==> wip/juniper <==
==> flow/design.v <==
`timescale 1ns / 1ps
module bcdSubDigit(
    input  [3:0] a,
    input  [3:0] b,
    input  borrowIn,
    output reg [3:0] result,
    output reg     borrowOut
);
    wire [4:0] tempSubBinary = a - b - (borrowIn ? 1'b1 : 1'b0); 
    always @(*) begin
        if (tempSubBinary[4] == 1) begin
            borrowOut = 1;
            result = tempSubBinary + 10; 
        end else begin
            borrowOut = 0;
            result = tempSubBinary[3:0];
        end
    end
endmodule
`timescale 1ns / 1ps
module buttonSyncPulse(
    input  clk,
    input  resetPulse,
    input  button,
    output buttonPulse
);
    parameter DEBOUNCE_CLKS = 240000;
    reg [$clog2(DEBOUNCE_CLKS)-1:0] debounceCounter; 
    reg debouncedButton; 
    always @(posedge clk) begin
        if (~resetPulse) begin 
            debounceCounter <= 0;
            debouncedButton <= 1; 
        end else begin
            if (button != debouncedButton) begin
                if (debounceCounter == (DEBOUNCE_CLKS - 1)) begin
                    debouncedButton <= button; 
                    debounceCounter <= 0; 
                end else begin
                    debounceCounter <= debounceCounter + 1;
                end
            end else begin
                debounceCounter <= 0;
            end
        end
    end
    reg debouncedButtonSync1;
    reg debouncedButtonSync2; 
    always @(posedge clk) begin
        if (~resetPulse) begin 
            debouncedButtonSync1 <= 1;
            debouncedButtonSync2 <= 1;
        end else begin
            debouncedButtonSync1 <= debouncedButton;       
            debouncedButtonSync2 <= debouncedButtonSync1; 
        end
    end
    reg debouncedButtonSync2Delayed; 
    always @(posedge clk) begin
        if (~resetPulse) begin 
            debouncedButtonSync2Delayed <= 1;
        end else begin
            debouncedButtonSync2Delayed <= debouncedButtonSync2; 
        end
    end
    assign buttonPulse = !debouncedButtonSync2 && debouncedButtonSync2Delayed;
endmodule
`timescale 1ns / 1ps
module systemResetHandler(
    input  clk,
    input  reset,
    output resetPulse
);
    parameter DEBOUNCE_CLKS = 240000;
    reg [$clog2(DEBOUNCE_CLKS)-1:0] debounceCounter;
    reg debouncedReset;
    always @(posedge clk) begin 
        if (reset != debouncedReset) begin
            if (debounceCounter == (DEBOUNCE_CLKS - 1)) begin
                debouncedReset <= reset;
                debounceCounter <= 0;
            end else begin
                debounceCounter <= debounceCounter + 1;
            end
        end else begin
            debounceCounter <= 0;
        end
    end
    assign resetPulse = ~debouncedReset; 
endmodule
`timescale 1ns / 1ps
module SevenSegmentALU(
    input clk, 
    input reset,
    input onesBtn, 
    input tensBtn, 
    input hundredsBtn, 
    input sign, 
    input enter, 
    output [6:0] seg,
    output [3:0] anode 
);
    parameter DEBOUNCE_CLKS = 1000;
    wire resetPulse;
    systemResetHandler #(.DEBOUNCE_CLKS(DEBOUNCE_CLKS)) resetHandlerInstance (
        .clk(clk),
        .reset(reset),
        .resetPulse(resetPulse)
    );
    wire onesBtnPulse;
    buttonSyncPulse #(.DEBOUNCE_CLKS(DEBOUNCE_CLKS)) onesBtnGen (
        .clk(clk),
        .resetPulse(resetPulse), 
        .button(onesBtn),
        .buttonPulse(onesBtnPulse)
    );
    wire tensBtnPulse;
    buttonSyncPulse #(.DEBOUNCE_CLKS(DEBOUNCE_CLKS)) tensBtnGen (
        .clk(clk),
        .resetPulse(resetPulse), 
        .button(tensBtn),
        .buttonPulse(tensBtnPulse)
    );
    wire hundredsBtnPulse;
    buttonSyncPulse #(.DEBOUNCE_CLKS(DEBOUNCE_CLKS)) hundredsBtnGen (
        .clk(clk),
        .resetPulse(resetPulse), 
        .button(hundredsBtn),
        .buttonPulse(hundredsBtnPulse)
    );
    wire signPulse;
    buttonSyncPulse #(.DEBOUNCE_CLKS(DEBOUNCE_CLKS)) signBtnGen (
        .clk(clk),
        .resetPulse(resetPulse), 
        .button(sign),
        .buttonPulse(signPulse)
    );
    wire enterPulse;
    buttonSyncPulse #(.DEBOUNCE_CLKS(DEBOUNCE_CLKS)) enterBtnGen (
        .clk(clk),
        .resetPulse(resetPulse), 
        .button(enter),
        .buttonPulse(enterPulse)
    );
    reg [3:0] bcdOnes;
    reg [3:0] bcdTens;
    reg [3:0] bcdHundreds;
    reg [3:0] bcdThousands;
    wire numberOn; 
    wire finished; 
    reg [15:0] firstNumber;
    reg [15:0] secondNumber;
    reg [15:0] sum;
    reg [16:0] carry;
    reg [2:0] state;
    localparam STATE_INPUT_1        = 3'd0;
    localparam STATE_WAIT_1         = 3'd1;
    localparam STATE_INPUT_2        = 3'd2;
    localparam STATE_WAIT_2         = 3'd3;
    localparam STATE_CALC           = 3'd4;
    localparam STATE_UPDATE_DISPLAY = 3'd5;
    localparam STATE_DONE           = 3'd6;
    assign numberOn = (state == STATE_INPUT_2);
    assign finished = (state == STATE_DONE);
    wire [3:0] firstNumberThousandsVal  = firstNumber[15:12];
    wire [3:0] firstNumberHundredsVal = firstNumber[11:8];
    wire [3:0] firstNumberTensVal     = firstNumber[7:4];
    wire [3:0] firstNumberOnesVal     = firstNumber[3:0];
    wire [3:0] secondNumberThousandsVal = secondNumber[15:12];
    wire [3:0] secondNumberHundredsVal  = secondNumber[11:8];
    wire [3:0] secondNumberTensVal      = secondNumber[7:4];
    wire [3:0] secondNumberOnesVal      = secondNumber[3:0];
    reg [3:0] addResultOnes;
    reg [3:0] addResultTens;
    reg [3:0] addResultHundreds;
    reg carryOneAdd;
    reg carryTenAdd;
    reg carryHundredAdd;
    wire [15:0] sameSignCalculatedSum = {firstNumberThousandsVal, addResultHundreds, addResultTens, addResultOnes};
    always @(*) begin 
        if ((firstNumberOnesVal + secondNumberOnesVal) > 9) begin
            addResultOnes = firstNumberOnesVal + secondNumberOnesVal + 6;
            carryOneAdd = 1;
        end else begin
            addResultOnes = firstNumberOnesVal + secondNumberOnesVal;
            carryOneAdd = 0;
        end
        if ((firstNumberTensVal + secondNumberTensVal + carryOneAdd) > 9) begin
            addResultTens = firstNumberTensVal + secondNumberTensVal + carryOneAdd + 6;
            carryTenAdd = 1;
        end else begin
            addResultTens = firstNumberTensVal + secondNumberTensVal + carryOneAdd;
            carryTenAdd = 0;
        end
        if ((firstNumberHundredsVal + secondNumberHundredsVal + carryTenAdd) > 9) begin
            addResultHundreds = firstNumberHundredsVal + secondNumberHundredsVal + carryTenAdd + 6;
            carryHundredAdd = 1;
        end else begin
            addResultHundreds = firstNumberHundredsVal + secondNumberHundredsVal + carryTenAdd;
            carryHundredAdd = 0;
        end
    end
    wire isFirstMagnitudeGreater = (firstNumber[11:0] > secondNumber[11:0]);
    wire areMagnitudesEqual      = (firstNumber[11:0] == secondNumber[11:0]);
    wire [3:0] largerMagnitudeHundreds  = isFirstMagnitudeGreater ? firstNumberHundredsVal : secondNumberHundredsVal;
    wire [3:0] largerMagnitudeTens      = isFirstMagnitudeGreater ? firstNumberTensVal     : secondNumberTensVal;
    wire [3:0] largerMagnitudeOnes      = isFirstMagnitudeGreater ? firstNumberOnesVal     : secondNumberOnesVal;
    wire [3:0] smallerMagnitudeHundreds = isFirstMagnitudeGreater ? secondNumberHundredsVal : firstNumberHundredsVal;
    wire [3:0] smallerMagnitudeTens     = isFirstMagnitudeGreater ? secondNumberTensVal     : firstNumberTensVal;
    wire [3:0] smallerMagnitudeOnes     = isFirstMagnitudeGreater ? secondNumberOnesVal     : firstNumberOnesVal;
    wire [3:0] resultMagnitudeHundreds, resultMagnitudeTens, resultMagnitudeOnes;
    wire borrowOutOnes, borrowOutTens, borrowOutHundreds;
    bcdSubDigit subOnesInstance (
        .a(largerMagnitudeOnes),
        .b(smallerMagnitudeOnes),
        .borrowIn(1'b0),
        .result(resultMagnitudeOnes),
        .borrowOut(borrowOutOnes)
    );
    bcdSubDigit subTensInstance (
        .a(largerMagnitudeTens),
        .b(smallerMagnitudeTens),
        .borrowIn(borrowOutOnes),
        .result(resultMagnitudeTens),
        .borrowOut(borrowOutTens)
    );
    bcdSubDigit subHundredsInstance (
        .a(largerMagnitudeHundreds),
        .b(smallerMagnitudeHundreds),
        .borrowIn(borrowOutTens),
        .result(resultMagnitudeHundreds),
        .borrowOut(borrowOutHundreds)
    );
    wire [3:0] finalSumSign = areMagnitudesEqual ? 15 : (isFirstMagnitudeGreater ? firstNumberThousandsVal : secondNumberThousandsVal);
    wire [15:0] differentSignCalculatedSum = {finalSumSign, resultMagnitudeHundreds, resultMagnitudeTens, resultMagnitudeOnes};
    always @(posedge clk) begin
        if (~resetPulse) begin
            bcdOnes <= 0;
            bcdTens <= 0;
            bcdHundreds <= 0;
            bcdThousands <= 15;
            firstNumber <= 0;
            secondNumber <= 0;
            sum <= 0;
            carry <= 0;
            state <= STATE_INPUT_1;
        end else begin
            case (state)
                STATE_INPUT_1: begin
                    if (enterPulse) begin
                        firstNumber <= {bcdThousands, bcdHundreds, bcdTens, bcdOnes};
                        state <= STATE_WAIT_1;
                    end else begin
                        if (onesBtnPulse) begin
                            if (bcdOnes == 9) begin
                                bcdOnes <= 0;
                            end else begin
                                bcdOnes <= bcdOnes + 1;
                            end
                        end
                        if (tensBtnPulse) begin
                            if (bcdTens == 9) begin
                                bcdTens <= 0;
                            end else begin
                                bcdTens <= bcdTens + 1;
                            end
                        end
                        if (hundredsBtnPulse) begin
                            if (bcdHundreds == 9) begin
                                bcdHundreds <= 0;
                            end else begin
                                bcdHundreds <= bcdHundreds + 1;
                            end
                        end
                        if (signPulse) begin
                            case(bcdThousands)
                                15: bcdThousands <= 14;
                                14: bcdThousands <= 15;
                                default: bcdThousands <= 15;
                            endcase
                        end
                    end
                end
                STATE_WAIT_1: begin
                    if (~enter) begin
                        bcdOnes <= 0;
                        bcdTens <= 0;
                        bcdHundreds <= 0;
                        bcdThousands <= 15;
                        state <= STATE_INPUT_2;
                    end
                end
                STATE_INPUT_2: begin
                    if (enterPulse) begin
                        secondNumber <= {bcdThousands, bcdHundreds, bcdTens, bcdOnes};
                        state <= STATE_WAIT_2;
                    end else begin
                        if (onesBtnPulse) begin
                            if (bcdOnes == 9) begin
                                bcdOnes <= 0;
                            end else begin
                                bcdOnes <= bcdOnes + 1;
                            end
                        end
                        if (tensBtnPulse) begin
                            if (bcdTens == 9) begin
                                bcdTens <= 0;
                            end else begin
                                bcdTens <= bcdTens + 1;
                            end
                        end
                        if (hundredsBtnPulse) begin
                            if (bcdHundreds == 9) begin
                                bcdHundreds <= 0;
                            end else begin
                                bcdHundreds <= bcdHundreds + 1;
                            end
                        end
                        if (signPulse) begin
                            case(bcdThousands)
                                15: bcdThousands <= 14;
                                14: bcdThousands <= 15;
                                default: bcdThousands <= 15;
                            endcase
                        end
                    end
                end
                STATE_WAIT_2: begin
                    if (~enter) begin
                        state <= STATE_CALC;
                    end
                end
                STATE_CALC: begin
                    if (firstNumberThousandsVal == secondNumberThousandsVal) begin
                        sum <= sameSignCalculatedSum;
                        carry[16] <= carryHundredAdd;
                    end else begin 
                        sum <= differentSignCalculatedSum;
                        carry <= 0;
                    end
                    state <= STATE_UPDATE_DISPLAY;
                end
                STATE_UPDATE_DISPLAY: begin
                    bcdOnes <= sum[3:0];
                    bcdTens <= sum[7:4];
                    bcdHundreds <= sum[11:8];
                    bcdThousands <= sum[15:12];
                    state <= STATE_DONE;
                end
                STATE_DONE: begin
                end
            endcase
        end
    end
    parameter MUX_COUNT_MAX = 3000;
    reg [11:0] muxClkCounter;
    reg muxPulse;
    reg [1:0] digitSelector;
    reg [3:0] currentDisplayBcd;
    reg [3:0] anodeOutputReg;
    assign anode = anodeOutputReg;
    always @(posedge clk) begin
        if (~resetPulse) begin
            muxClkCounter <= 0;
            muxPulse <= 0;
            digitSelector <= 0;
            anodeOutputReg <= 4'b1111;
            currentDisplayBcd <= 0;
        end else begin
            if (muxClkCounter == MUX_COUNT_MAX - 1) begin
                muxClkCounter <= 0;
                muxPulse <= 1;
                digitSelector <= digitSelector + 1;
            end else begin
                muxClkCounter <= muxClkCounter + 1;
                muxPulse <= 0;
            end
            if (muxPulse) begin
                case (digitSelector)
                    2'd0: begin
                        anodeOutputReg <= 4'b1110;
                        currentDisplayBcd <= bcdOnes;
                    end
                    2'd1: begin
                        anodeOutputReg <= 4'b1101;
                        currentDisplayBcd <= bcdTens;
                    end
                    2'd2: begin
                        anodeOutputReg <= 4'b1011;
                        currentDisplayBcd <= bcdHundreds;
                    end
                    2'd3: begin
                        anodeOutputReg <= 4'b0111;
                        currentDisplayBcd <= bcdThousands;
                    end
                endcase
            end
        end
    end
    reg [6:0] segOutReg;
    assign seg = segOutReg;
    always @(*) begin
        case(currentDisplayBcd)
            4'b0000: segOutReg = 7'b0111111;
            4'b0001: segOutReg = 7'b0000110;
            4'b0010: segOutReg = 7'b1011011;
            4'b0011: segOutReg = 7'b1001111;
            4'b0100: segOutReg = 7'b1100110;
            4'b0101: segOutReg = 7'b1101101;
            4'b0110: segOutReg = 7'b1111101;
            4'b0111: segOutReg = 7'b0000111;
            4'b1000: segOutReg = 7'b1111111;
            4'b1001: segOutReg = 7'b1101111;
            4'b1110: segOutReg = 7'b1000000;
            4'b1111: segOutReg = 7'b0000000;
            default: segOutReg = 7'b0000000;
        endcase
    end
endmodule
==> flow/run.sh <==
#!/bin/bash
# the make line also repeats each setting of config.mk as NAME=value (left out here)
make -C /OpenROAD-flow-scripts/flow DESIGN_CONFIG=/design/flow/config.mk WORK_HOME=/design/flow/orfs CLKGATE_MAP_FILE= finish
==> flow/config.mk <==
export PLATFORM = sky130hd
export DESIGN_NAME = SevenSegmentALU
export DESIGN_NICKNAME = SevenSegmentALU
export VERILOG_FILES = /design/flow/design.v
export SDC_FILE = /design/flow/constraint.sdc
export NUM_CORES = 4
export LEC_CHECK = 0
export CAP_MARGIN = 20
export CELL_PAD_IN_SITES_DETAIL_PLACEMENT = 2
export CORE_MARGIN = 10
export CORE_UTILIZATION = 15
export CTS_CLUSTER_SIZE = 69
export GPL_TIMING_DRIVEN = 0
export MAX_ROUTING_LAYER = met5
export MIN_ROUTING_LAYER = met2
export SLEW_MARGIN = 20
export TNS_END_PERCENT = 5
==> flow/constraint.sdc <==
create_clock -name core_clock -period 10.4 [get_ports {clk}]
set_input_delay 2.0800 -clock core_clock [delete_from_list [all_inputs] [get_ports {clk}]]
set_output_delay 2.0800 -clock core_clock [all_outputs]
set_load 0.01 [all_outputs]
==> wip/ember (differences from wip/juniper) <==
Settings changed: ABC_AREA from default to 1, CELL_PAD_IN_SITES_DETAIL_PLACEMENT 2 to default, CORE_MARGIN 10 to 2, CORE_UTILIZATION 15 to 72, CTS_CLUSTER_DIAMETER from default to 52, CTS_CLUSTER_SIZE 69 to 90, GPL_TIMING_DRIVEN 0 to default, MAX_ROUTING_LAYER met5 to default, MIN_ROUTING_LAYER met2 to default, PLACE_DENSITY_LB_ADDON from default to 0.14, SETUP_SLACK_MARGIN from default to 1.28, TNS_END_PERCENT 5 to default.
==> flow/constraint.sdc (replaced) <==
create_clock -name core_clock -period 5.05 [get_ports {clk}]
set_input_delay 1.0100 -clock core_clock [delete_from_list [all_inputs] [get_ports {clk}]]
set_output_delay 1.0100 -clock core_clock [all_outputs]
set_load 0.01 [all_outputs]
==> qor summary <==
metric	wip/juniper	wip/ember
Number of stages on the worst setup path	25	31
RSZ-0062 raised after global routing	no	yes
Flop area	0.00363 sq mm	0.00366 sq mm
Cell Int Power	1.06 mW	2.14 mW
Number of global-route vias before repair	13500	8647
Top cell type by instance count after synthesis	dfxtp_1	nand2_1
Signal buffers share of area	2.91%	6.61%
Net switching power	0.307 mW	0.637 mW
Relative slew slack	23.0%	16.1%
Layout overhead on the synthesized area	18.8%	19.7%
Critical Path AT	6.79 ns	6.38 ns
Die width	267 microns	117 microns
Mapped Nets	1133	1303
Post-Place Cell Area	0.0103 sq mm	0.00961 sq mm
Run status	no timing/DRC/antenna violations	finished with violations
Violated checks	-	negative setup slack
Largest fanout on the critical path	8	4
Placement Rows	90	41
Post-CTS setup-driven buffer insertion count	0	59
Power figures rest on the tool's default switching activity, not on a simulated workload.
